## FreqCounter
module FreqCounter(
	 input clock,
	 input reset,
	 input IPS_left,
     input IPS_mid,
     input IPS_right,
	 input signalleftred,
	 input signalleftblue,
	 input signalrightred,
	 input signalrightblue,	 
	 output right_red,
	 output left_red,
	 output left_forward,
     output left_backward,
     output right_forward,
     output right_backward,
	 output a, b, c, d, e, f, g,  
     output [3:0]an
    );
Size: roughly 3,800 cells after synthesis, about 26 I/O pins, roughly 28,000 sq um of cells after synthesis.
==> flow/config.mk <==
export PLATFORM = sky130hd
export DESIGN_NAME = FreqCounter
export DESIGN_NICKNAME = FreqCounter
export VERILOG_FILES = /design/flow/design.v
export SDC_FILE = /design/flow/constraint.sdc
export NUM_CORES = 4
export LEC_CHECK = 0
export ABC_AREA = 1
export CAP_MARGIN = 20
export CORE_MARGIN = 2
export CORE_UTILIZATION = 72
export PLACE_DENSITY_LB_ADDON = 0.01
export SETUP_SLACK_MARGIN = 1.12
export SLEW_MARGIN = 20
==> flow/constraint.sdc <==
create_clock -name core_clock -period 6.64 [get_ports {clock}]
set_input_delay 1.3280 -clock core_clock [delete_from_list [all_inputs] [get_ports {clock}]]
set_output_delay 1.3280 -clock core_clock [all_outputs]
set_load 0.01 [all_outputs]
run.sh (not shown) runs the stock make flow with config.mk's settings and CLKGATE_MAP_FILE=.
The first run finished with timing, DRC and antenna clean.
Then changed:
--- a/flow/config.mk
+++ b/flow/config.mk
@@ -8 +7,0 @@
-export ABC_AREA = 1
@@ -11,3 +10,2 @@
-export CORE_UTILIZATION = 72
-export PLACE_DENSITY_LB_ADDON = 0.01
-export SETUP_SLACK_MARGIN = 1.12
+export CORE_UTILIZATION = 65
+export SETUP_SLACK_MARGIN = 1.9
==> flow/constraint.sdc (replaced) <==
create_clock -name core_clock -period 7.33 [get_ports {clock}]
set_input_delay 1.4660 -clock core_clock [delete_from_list [all_inputs] [get_ports {clock}]]
set_output_delay 1.4660 -clock core_clock [all_outputs]
set_load 0.01 [all_outputs]
The changed run went through all stages and came out clean.
Total power falls by well over a third.
Final cell count falls by about a fifth.
Sequential power fell by about a fifth.
Worst setup slack is worse by 0.15 ns.
Routed wire length went down by about a fifth.
Die size grows slightly.
Hold slack improves by 0.0052 ns.
Design area came out lower by a little under a tenth.
Register-to-register slack degrades by 0.15 ns.
Count of clock-buffer cells in the layout is lower by 7.
Then changed:
--- a/flow/config.mk
+++ b/flow/config.mk
@@ -8,0 +9 @@
+export CELL_PAD_IN_SITES_DETAIL_PLACEMENT = 1
@@ -10,2 +11,3 @@
-export CORE_UTILIZATION = 65
-export SETUP_SLACK_MARGIN = 1.9
+export CORE_UTILIZATION = 18
+export GPL_ROUTABILITY_DRIVEN = 1
+export PLACE_DENSITY_LB_ADDON = 0.26
==> flow/constraint.sdc (replaced) <==
create_clock -name core_clock -period 4.68 [get_ports {clock}]
set_input_delay 0.9360 -clock core_clock [delete_from_list [all_inputs] [get_ports {clock}]]
set_output_delay 0.9360 -clock core_clock [all_outputs]
set_load 0.01 [all_outputs]
The changed run finished but fails on negative setup slack.
Synthesized cell count stays the same.
Combinational power came out higher by 66%.
Sequential power came out higher by 56%.
Global-route usage came out lower by 20 points.
Then changed:
--- a/flow/config.mk
+++ b/flow/config.mk
@@ -9 +8,0 @@
-export CELL_PAD_IN_SITES_DETAIL_PLACEMENT = 1
@@ -11,3 +10 @@
-export CORE_UTILIZATION = 18
-export GPL_ROUTABILITY_DRIVEN = 1
-export PLACE_DENSITY_LB_ADDON = 0.26
+export CORE_UTILIZATION = 9
==> flow/constraint.sdc (replaced) <==
create_clock -name core_clock -period 10.9 [get_ports {clock}]
set_input_delay 2.1800 -clock core_clock [delete_from_list [all_inputs] [get_ports {clock}]]
set_output_delay 2.1800 -clock core_clock [all_outputs]
set_load 0.01 [all_outputs]
Effect: The new run passed the timing, design-rule and antenna checks; worst hold slack hardly moves; register-to-register slack is better by 4.7 ns; power came out lower by 60%; utilization drops by 12 points.
Then changed:
--- a/flow/config.mk
+++ b/flow/config.mk
@@ -10 +10 @@
-export CORE_UTILIZATION = 9
+export CORE_UTILIZATION = 70
==> flow/constraint.sdc (replaced) <==
create_clock -name core_clock -period 6.16 [get_ports {clock}]
set_input_delay 1.2320 -clock core_clock [delete_from_list [all_inputs] [get_ports {clock}]]
set_output_delay 1.2320 -clock core_clock [all_outputs]
set_load 0.01 [all_outputs]
Effect:
- With this change the flow finished but fails on negative setup slack
- cell count goes down by 48%
- clock skew decreases by 0.0034 ns
- total power climbs by 80%
- setup slack gets worse by 3.0 ns
- global-route usage grows by 28 points
- synthesized cell count stays the same
- via count goes up by 9.5%
- worst hold slack improves by 0.0084 ns
- sequential share of layout area climbs by 2.0 points
- non-clock buffer count went up by 161

main:
FreqCounter again, from the RTL that the note above started with.
clock: 5.89 ns
lec_check: 0
cap_margin: 20
cell_pad_in_sites_detail_placement: 2
core_aspect_ratio: 1.01
core_margin: 7
core_utilization: 68
cts_cluster_size: 90
gpl_routability_driven: 0
hold_slack_margin: 0.05
max_routing_layer: met5
min_routing_layer: met2
setup_slack_margin: 1.54
slew_margin: 25
tns_end_percent: 10
The log for main ends in detailed placement with error DPL-0033, so the run never completed.
#### Input delta (the feature branch over main)
# main
export LEC_CHECK = 0
export CAP_MARGIN = 20
export CELL_PAD_IN_SITES_DETAIL_PLACEMENT = 2
export CORE_ASPECT_RATIO = 1.01
export CORE_MARGIN = 7
export CORE_UTILIZATION = 68
export CTS_CLUSTER_SIZE = 90
export GPL_ROUTABILITY_DRIVEN = 0
export HOLD_SLACK_MARGIN = 0.05
export MAX_ROUTING_LAYER = met5
export MIN_ROUTING_LAYER = met2
export SETUP_SLACK_MARGIN = 1.54
export SLEW_MARGIN = 25
export TNS_END_PERCENT = 10
create_clock -name core_clock -period 5.89 [get_ports {clock}]
# the feature branch
export LEC_CHECK = 0
export ABC_AREA = 1
export CAP_MARGIN = 20
export CORE_MARGIN = 2
export CORE_UTILIZATION = 70
export CTS_CLUSTER_SIZE = 73
export SLEW_MARGIN = 20
create_clock -name core_clock -period 5.32 [get_ports {clock}]
==> comparison <==
- What the final checks of the feature branch revealed, after a flow that finished every stage, was a layout that fails on negative setup slack.
- Aoi/oai-family share of the synthesized area on the feature branch is down relative to main.
- Share of synthesized cell area in and, or, nand and nor gates: the feature branch vs main up 14 points
- For mapped cell area, dividing the value from the feature branch by the value from main gives 1.09.
- Per the comparison of the feature branch with main, number of distinct library cell variants in the gate-level netlist after synthesis lower, number of rows created at floorplan rose 2, initial core utilization now larger, area figure in the yosys stat output moved up.
- Area inside the core boundary, the feature branch vs main: up by a few percent
- Diff main -> the feature branch: mean instance size in the synthesized netlist moved down; synthesized instance count +about 36%; xor and xnor fraction of the mapped netlist area decreased by 0.97 points relative to the old numbers.
Power and IR drop assume default switching activity.
